Setup of v59:
==> flow/design.v (excerpt) <==
module array_mult_top (
    input             clk,
    input      [15:0] a,
    input      [15:0] b,
    output reg [31:0] p
);
Size: ~940 cells after synthesis, about 8800 um^2 of cells after synthesis.
clock: 9.79 ns
lec_check: 0
abc_area: 1
cap_margin: 0
core_aspect_ratio: 0.94
core_margin: 2
core_utilization: 72
cts_cluster_diameter: 255
cts_cluster_size: 98
place_density: 0.42
slew_margin: 20
tns_end_percent: 20
run.sh (not shown) runs the stock make flow with config.mk's settings and CLKGATE_MAP_FILE=.
v59: complete, dirty (setup timing)
[inputs] v6 vs v59
# v59
export LEC_CHECK = 0
export ABC_AREA = 1
export CAP_MARGIN = 0
export CORE_ASPECT_RATIO = 0.94
export CORE_MARGIN = 2
export CORE_UTILIZATION = 72
export CTS_CLUSTER_DIAMETER = 255
export CTS_CLUSTER_SIZE = 98
export PLACE_DENSITY = 0.42
export SLEW_MARGIN = 20
export TNS_END_PERCENT = 20
create_clock -name core_clock -period 9.79 [get_ports {clk}]
# v6
export LEC_CHECK = 0
export ABC_AREA = 1
export CAP_MARGIN = 20
export CORE_MARGIN = 2
export CORE_UTILIZATION = 68
export PLACE_DENSITY = 0.6
export SLEW_MARGIN = 20
create_clock -name core_clock -period 24.6 [get_ports {clk}]
--- outcome ---
Fmax: v6 lower than v59
Going from v59 to v6, sequential share of layout area has increased, required time reported for the critical path endpoint shows an increase of 14.80 ns.
Per the comparison of v6 with v59, die height went up about 6%, maximum fanout along the worst path moved up.
On worst-skew pair later-pin latency, v59 and v6 are neck and neck.
The flow completed for v59, but it is not clean: the layout still shows setup timing.
v6 has completed all stages; timing, DRC and antenna checks passed.
The higher clock skew of v59 and v6 is in v59.
Relative to v6, the following input files were edited for v21:
# v6
export LEC_CHECK = 0
export ABC_AREA = 1
export CAP_MARGIN = 20
export CORE_MARGIN = 2
export CORE_UTILIZATION = 68
export PLACE_DENSITY = 0.6
export SLEW_MARGIN = 20
create_clock -name core_clock -period 24.6 [get_ports {clk}]
# v21
export LEC_CHECK = 0
export CAP_MARGIN = 20
export CORE_MARGIN = 2
export CORE_UTILIZATION = 71
export CTS_CLUSTER_SIZE = 32
export SLEW_MARGIN = 20
create_clock -name core_clock -period 16.1 [get_ports {clk}]
--- outcome ---
v21 vs. v6: average via count per standard cell went up by 0.80; design area went up by 330 um^2.
The worst-case setup margin in the final layout of v21 was inferior to that of v6.
Number of global-route vias before repair, v6 and v21: larger value in v6
Looking at the reports, v6 completed the entire flow and the layout it produced met the timing, DRC and antenna checks.
v21: flow complete, layout not clean; failing: setup timing
The via count number comes out higher for v6 vs v21.
Total length of routed wires: v21 vs v6 up 1600 um
Modified inputs, v9 compared to v21
# v21
export LEC_CHECK = 0
export CAP_MARGIN = 20
export CORE_MARGIN = 2
export CORE_UTILIZATION = 71
export CTS_CLUSTER_SIZE = 32
export SLEW_MARGIN = 20
create_clock -name core_clock -period 16.1 [get_ports {clk}]
# v9
export LEC_CHECK = 0
export CAP_MARGIN = 20
export CORE_MARGIN = 2
export CORE_UTILIZATION = 40
export PLACE_DENSITY = 0.6
export SLEW_MARGIN = 20
create_clock -name core_clock -period 20.0 [get_ports {clk}]
==> comparison <==
v9 closes out successfully: all stages finished, all timing, DRC and antenna checks passed. Relative to v21, the share of the cycle needed by the critical path after routing of v9 is lower by 20 points. Compared with v21, v9 shows a global-route usage that is 13 points lower. Count of buffers not belonging to the clock network in the layout is higher on v21. Going from v21 to v9, amount of wire on met3 after detailed routing now sits higher, multi-input gate share of total cell area now sits lower.
Setup changes, v9 to v47
# v9
export LEC_CHECK = 0
export CAP_MARGIN = 20
export CORE_MARGIN = 2
export CORE_UTILIZATION = 40
export PLACE_DENSITY = 0.6
export SLEW_MARGIN = 20
create_clock -name core_clock -period 20.0 [get_ports {clk}]
# v47
export LEC_CHECK = 0
export ABC_AREA = 0
export CAP_MARGIN = 20
export CORE_MARGIN = 2
export CORE_UTILIZATION = 31
export CTS_CLUSTER_DIAMETER = 322
export CTS_CLUSTER_SIZE = 100
export GPL_TIMING_DRIVEN = 1
export PLACE_DENSITY = 0.6
export SLEW_MARGIN = 20
export TNS_END_PERCENT = 20
create_clock -name core_clock -period 20.0 [get_ports {clk}]
==> results <==
Count of placed standard cells in the final layout, fillers left out was higher in the run labelled v47. Total length of routed met3 wires went down by a few percent going from v9 to v47.
